==> inputs of v15 <==
// mac_unit
module mac_unit(input clk,en,clr,
                input [15:0]a,b,
                output [39:0]c);
Settings: LEC_CHECK=0, ABC_AREA=1, CAP_MARGIN=20, CELL_PAD_IN_SITES_DETAIL_PLACEMENT=2, CELL_PAD_IN_SITES_GLOBAL_PLACEMENT=3, CORE_ASPECT_RATIO=0.65, CORE_MARGIN=6, CORE_UTILIZATION=17, CTS_CLUSTER_SIZE=78, GPL_ROUTABILITY_DRIVEN=0, GPL_TIMING_DRIVEN=1, HOLD_SLACK_MARGIN=0.23, PLACE_DENSITY_LB_ADDON=0.16, SLEW_MARGIN=35, TNS_END_PERCENT=40; clock period 13.5 ns.
run.sh (not shown) runs the stock make flow with config.mk's settings and CLKGATE_MAP_FILE=.
==> v9 (differences from v15) <==
CAP_MARGIN = 0   (was 20)
CELL_PAD_IN_SITES_DETAIL_PLACEMENT = unset   (was 2)
CELL_PAD_IN_SITES_GLOBAL_PLACEMENT = unset   (was 3)
CORE_ASPECT_RATIO = unset   (was 0.65)
CORE_MARGIN = 2   (was 6)
CORE_UTILIZATION = 70   (was 17)
CTS_CLUSTER_DIAMETER = 260   (was unset)
CTS_CLUSTER_SIZE = unset   (was 78)
GPL_ROUTABILITY_DRIVEN = unset   (was 0)
GPL_TIMING_DRIVEN = unset   (was 1)
HOLD_SLACK_MARGIN = unset   (was 0.23)
PLACE_DENSITY_LB_ADDON = unset   (was 0.16)
SETUP_SLACK_MARGIN = 1.8   (was unset)
SLEW_MARGIN = 20   (was 35)
TNS_END_PERCENT = unset   (was 40)
==> flow/constraint.sdc (replaced) <==
create_clock -name core_clock -period 11.4 [get_ports {clk}]
set_input_delay 2.2800 -clock core_clock [delete_from_list [all_inputs] [get_ports {clk}]]
set_output_delay 2.2800 -clock core_clock [all_outputs]
set_load 0.01 [all_outputs]
==> v18 (differences from v15) <==
CAP_MARGIN = 35   (was 20)
CELL_PAD_IN_SITES_DETAIL_PLACEMENT = unset   (was 2)
CELL_PAD_IN_SITES_GLOBAL_PLACEMENT = unset   (was 3)
CORE_ASPECT_RATIO = 1.49   (was 0.65)
CORE_MARGIN = 2   (was 6)
CORE_UTILIZATION = 59   (was 17)
CTS_CLUSTER_DIAMETER = 310   (was unset)
CTS_CLUSTER_SIZE = 100   (was 78)
GPL_ROUTABILITY_DRIVEN = unset   (was 0)
GPL_TIMING_DRIVEN = unset   (was 1)
HOLD_SLACK_MARGIN = unset   (was 0.23)
PLACE_DENSITY_LB_ADDON = unset   (was 0.16)
SLEW_MARGIN = 20   (was 35)
TNS_END_PERCENT = unset   (was 40)
==> summary of the runs <==
v18 passed the timing, design-rule and antenna checks. v15 finished but failed the layout checks on setup timing. v9 reached the layout checks and failed them: setup timing.
Global-route usage: v9 > v18 > v15.
Of v18 and v15, v15 has the higher critical path depth (gap 1).
Setup slack: v18 is better than v9 (2200 ps).
Against v15, the register-to-register slack of v9 is lower by 1900 ps.
Worst hold slack, highest first: v9, v15, v18.
The highest final area belongs to v15, the lowest to v18.

========
==> inputs of run B <==
mac_unit again, from the RTL that the note above started with.
clock: 7.58 ns
lec_check: 0
abc_area: 1
cap_margin: 25
cell_pad_in_sites_detail_placement: 1
cell_pad_in_sites_global_placement: 1
core_margin: 2
core_utilization: 27
cts_cluster_size: 34
gpl_routability_driven: 0
max_routing_layer: met4
place_density: 0.63
setup_slack_margin: -0.46
slew_margin: 20
==> run H: changes against run B <==
CELL_PAD_IN_SITES_DETAIL_PLACEMENT = 0   (was 1)
CELL_PAD_IN_SITES_GLOBAL_PLACEMENT = 0   (was 1)
CORE_UTILIZATION = 61   (was 27)
==> flow/constraint.sdc (replaced) <==
create_clock -name core_clock -period 11.3 [get_ports {clk}]
set_input_delay 2.2600 -clock core_clock [delete_from_list [all_inputs] [get_ports {clk}]]
set_output_delay 2.2600 -clock core_clock [all_outputs]
set_load 0.01 [all_outputs]
==> run Z: changes against run B <==
CAP_MARGIN = 5   (was 25)
CELL_PAD_IN_SITES_DETAIL_PLACEMENT = 0   (was 1)
CORE_UTILIZATION = 72   (was 27)
CTS_CLUSTER_SIZE = 17   (was 34)
PLACE_DENSITY = not set   (was 0.63)
SETUP_SLACK_MARGIN = -0.49   (was -0.46)
==> flow/constraint.sdc (replaced) <==
create_clock -name core_clock -period 6.93 [get_ports {clk}]
set_input_delay 1.3860 -clock core_clock [delete_from_list [all_inputs] [get_ports {clk}]]
set_output_delay 1.3860 -clock core_clock [all_outputs]
set_load 0.01 [all_outputs]
==> results <==
| quantity | run B | run H | run Z |
|---|---|---|---|
| Sinks on Clock Net | 168 | 168 | - |
| Final design instance area without fill | 0.0215 mm2 | 0.0201 mm2 | - |
| Number of DRC violations after detailed routing | 0 | 0 | - |
| Result of the run | finished with violations | finished with violations | did not finish |
| Stage where the flow stopped | - | - | global placement without I/O (3_1_place_gp_skip_io) |
| Violated checks | negative setup slack | negative setup slack | - |
| Row count | 92 | 61 | 56 |
| Placed Instances | 3,206 | 2,706 | - |
| Post-CTS setup buffer count | 4 | 5 | - |
| Critical Path Most Common Cell | sky130_fd_sc_hd__fa_2 | sky130_fd_sc_hd__fa_2 | - |
| Wire length of the first global-routing pass | 80,800 um | 65,600 um | - |
| Met3 WL | 1400 um | 2180 um | - |
| Fraction of standard cell area that is sequential | 15.7% | 16.8% | - |
| Transition time of the tightest slew-check pin | 0.758 ns | 0.724 ns | - |
| Area delta synth->final | 24.8% | 16.7% | - |
| Endpoint type of the worst setup path | flip-flop | flip-flop | - |

========
==> raven: inputs <==
mac_unit again, from the RTL that the note above started with.
==> flow/design.v (excerpt) <==
module mac_unit(input clk,en,clr,
                input [15:0]a,b,
                output [39:0]c);
Settings: LEC_CHECK=0, ABC_AREA=1, CAP_MARGIN=5, CELL_PAD_IN_SITES_DETAIL_PLACEMENT=0, CELL_PAD_IN_SITES_GLOBAL_PLACEMENT=0, CORE_MARGIN=2, CORE_UTILIZATION=72, CTS_CLUSTER_DIAMETER=103, CTS_CLUSTER_SIZE=34, GPL_ROUTABILITY_DRIVEN=0, MAX_ROUTING_LAYER=met4, PLACE_DENSITY_LB_ADDON=0.01, SETUP_SLACK_MARGIN=1.61, SLEW_MARGIN=30; clock period 11.3 ns.
==> sierra: changes against raven <==
- ABC_AREA: 1 -> unset
- CAP_MARGIN: 5 -> 20
- CELL_PAD_IN_SITES_DETAIL_PLACEMENT: 0 -> unset
- CELL_PAD_IN_SITES_GLOBAL_PLACEMENT: 0 -> unset
- CORE_UTILIZATION: 72 -> 40
- CTS_CLUSTER_DIAMETER: 103 -> unset
- CTS_CLUSTER_SIZE: 34 -> unset
- GPL_ROUTABILITY_DRIVEN: 0 -> unset
- MAX_ROUTING_LAYER: met4 -> unset
- PLACE_DENSITY_LB_ADDON: 0.01 -> unset
- SETUP_SLACK_MARGIN: 1.61 -> unset
- SLEW_MARGIN: 30 -> 20
==> flow/constraint.sdc (replaced) <==
create_clock -name core_clock -period 13.5 [get_ports {clk}]
set_input_delay 2.7000 -clock core_clock [delete_from_list [all_inputs] [get_ports {clk}]]
set_output_delay 2.7000 -clock core_clock [all_outputs]
set_load 0.01 [all_outputs]
==> ember: changes against raven <==
- CAP_MARGIN: 5 -> 0
- CELL_PAD_IN_SITES_DETAIL_PLACEMENT: 0 -> unset
- CELL_PAD_IN_SITES_GLOBAL_PLACEMENT: 0 -> unset
- CTS_CLUSTER_DIAMETER: 103 -> 106
- CTS_CLUSTER_SIZE: 34 -> unset
- GPL_ROUTABILITY_DRIVEN: 0 -> unset
- HOLD_SLACK_MARGIN: unset -> -0.07
- MAX_ROUTING_LAYER: met4 -> unset
- PLACE_DENSITY_LB_ADDON: 0.01 -> unset
- SETUP_SLACK_MARGIN: 1.61 -> 1.81
- SLEW_MARGIN: 30 -> 20
==> flow/constraint.sdc (replaced) <==
create_clock -name core_clock -period 11.5 [get_ports {clk}]
set_input_delay 2.3000 -clock core_clock [delete_from_list [all_inputs] [get_ports {clk}]]
set_output_delay 2.3000 -clock core_clock [all_outputs]
set_load 0.01 [all_outputs]
==> juniper: changes against raven <==
- CAP_MARGIN: 5 -> 40
- CELL_PAD_IN_SITES_DETAIL_PLACEMENT: 0 -> unset
- CELL_PAD_IN_SITES_GLOBAL_PLACEMENT: 0 -> unset
- CTS_CLUSTER_DIAMETER: 103 -> 106
- CTS_CLUSTER_SIZE: 34 -> unset
- GPL_ROUTABILITY_DRIVEN: 0 -> unset
- MAX_ROUTING_LAYER: met4 -> unset
- SETUP_SLACK_MARGIN: 1.61 -> -0.71
- SLEW_MARGIN: 30 -> 20
==> flow/constraint.sdc (replaced) <==
create_clock -name core_clock -period 11.5 [get_ports {clk}]
set_input_delay 2.3000 -clock core_clock [delete_from_list [all_inputs] [get_ports {clk}]]
set_output_delay 2.3000 -clock core_clock [all_outputs]
set_load 0.01 [all_outputs]
==> comparison table <==
| quantity | sierra | ember | juniper | raven |
|---|---|---|---|---|
| Outcome | complete, no violations | finished with violations | finished with violations | finished with violations |
| Layout check failures | - | setup timing | setup timing | setup timing |
| Number of antenna diodes | 0 | 0 | 1 | 4 |
| Setup slack, reg-to-reg | 0.12 ns | -1.96 ns | -1.94 ns | -2.22 ns |
| Post-Syn Nets | 2064 | 2750 | 2750 | 2750 |
| Area share of the largest cell type after synthesis | 24.9% | 22.6% | 22.6% | 22.6% |
| Late-Pin Clk Latency | 0.45 ns | 0.48 ns | 0.46 ns | 0.46 ns |
| Logic gate fraction of the total cell area | 61.8% | 59.1% | 58.4% | 59.2% |
| Quantity of gates resized following cts | 17 | 78 | 61 | 71 |
| Adder and majority gate portion of the synthesized area | 46.1% | 41.8% | 41.8% | 41.8% |
| CTS clock-pin slew for the worst setup and hold paths | 0.09 ns | 0.10 ns | 0.09 ns | 0.09 ns |
| Ys cells | 1571 | 2257 | 2257 | 2257 |
| Global-route track usage on met2 | 28.5% | 72.4% | 69.0% | 67.0% |
| Critical path required time | 13.82 ns | 11.85 ns | 11.85 ns | 11.66 ns |
| Average size of a mapped cell | 9.93 µm² | 7.62 µm² | 7.62 µm² | 7.62 µm² |
| Sequential cell area | 3360 µm² | 3370 µm² | 3370 µm² | 3370 µm² |
| Tightest hold margin | 0.321 ns | 0.310 ns | 0.316 ns | 0.318 ns |
| Count of non-filler cells in the finished layout | 2194 | 2680 | 2684 | 2688 |
| Total detailed-routing wirelength | 32700 µm | 52300 µm | 48600 µm | 51000 µm |
| FF-to-FF path depth | 52 | 58 | 57 | 58 |
| Initial Util | 40.4% | 73.3% | 73.3% | 73.3% |
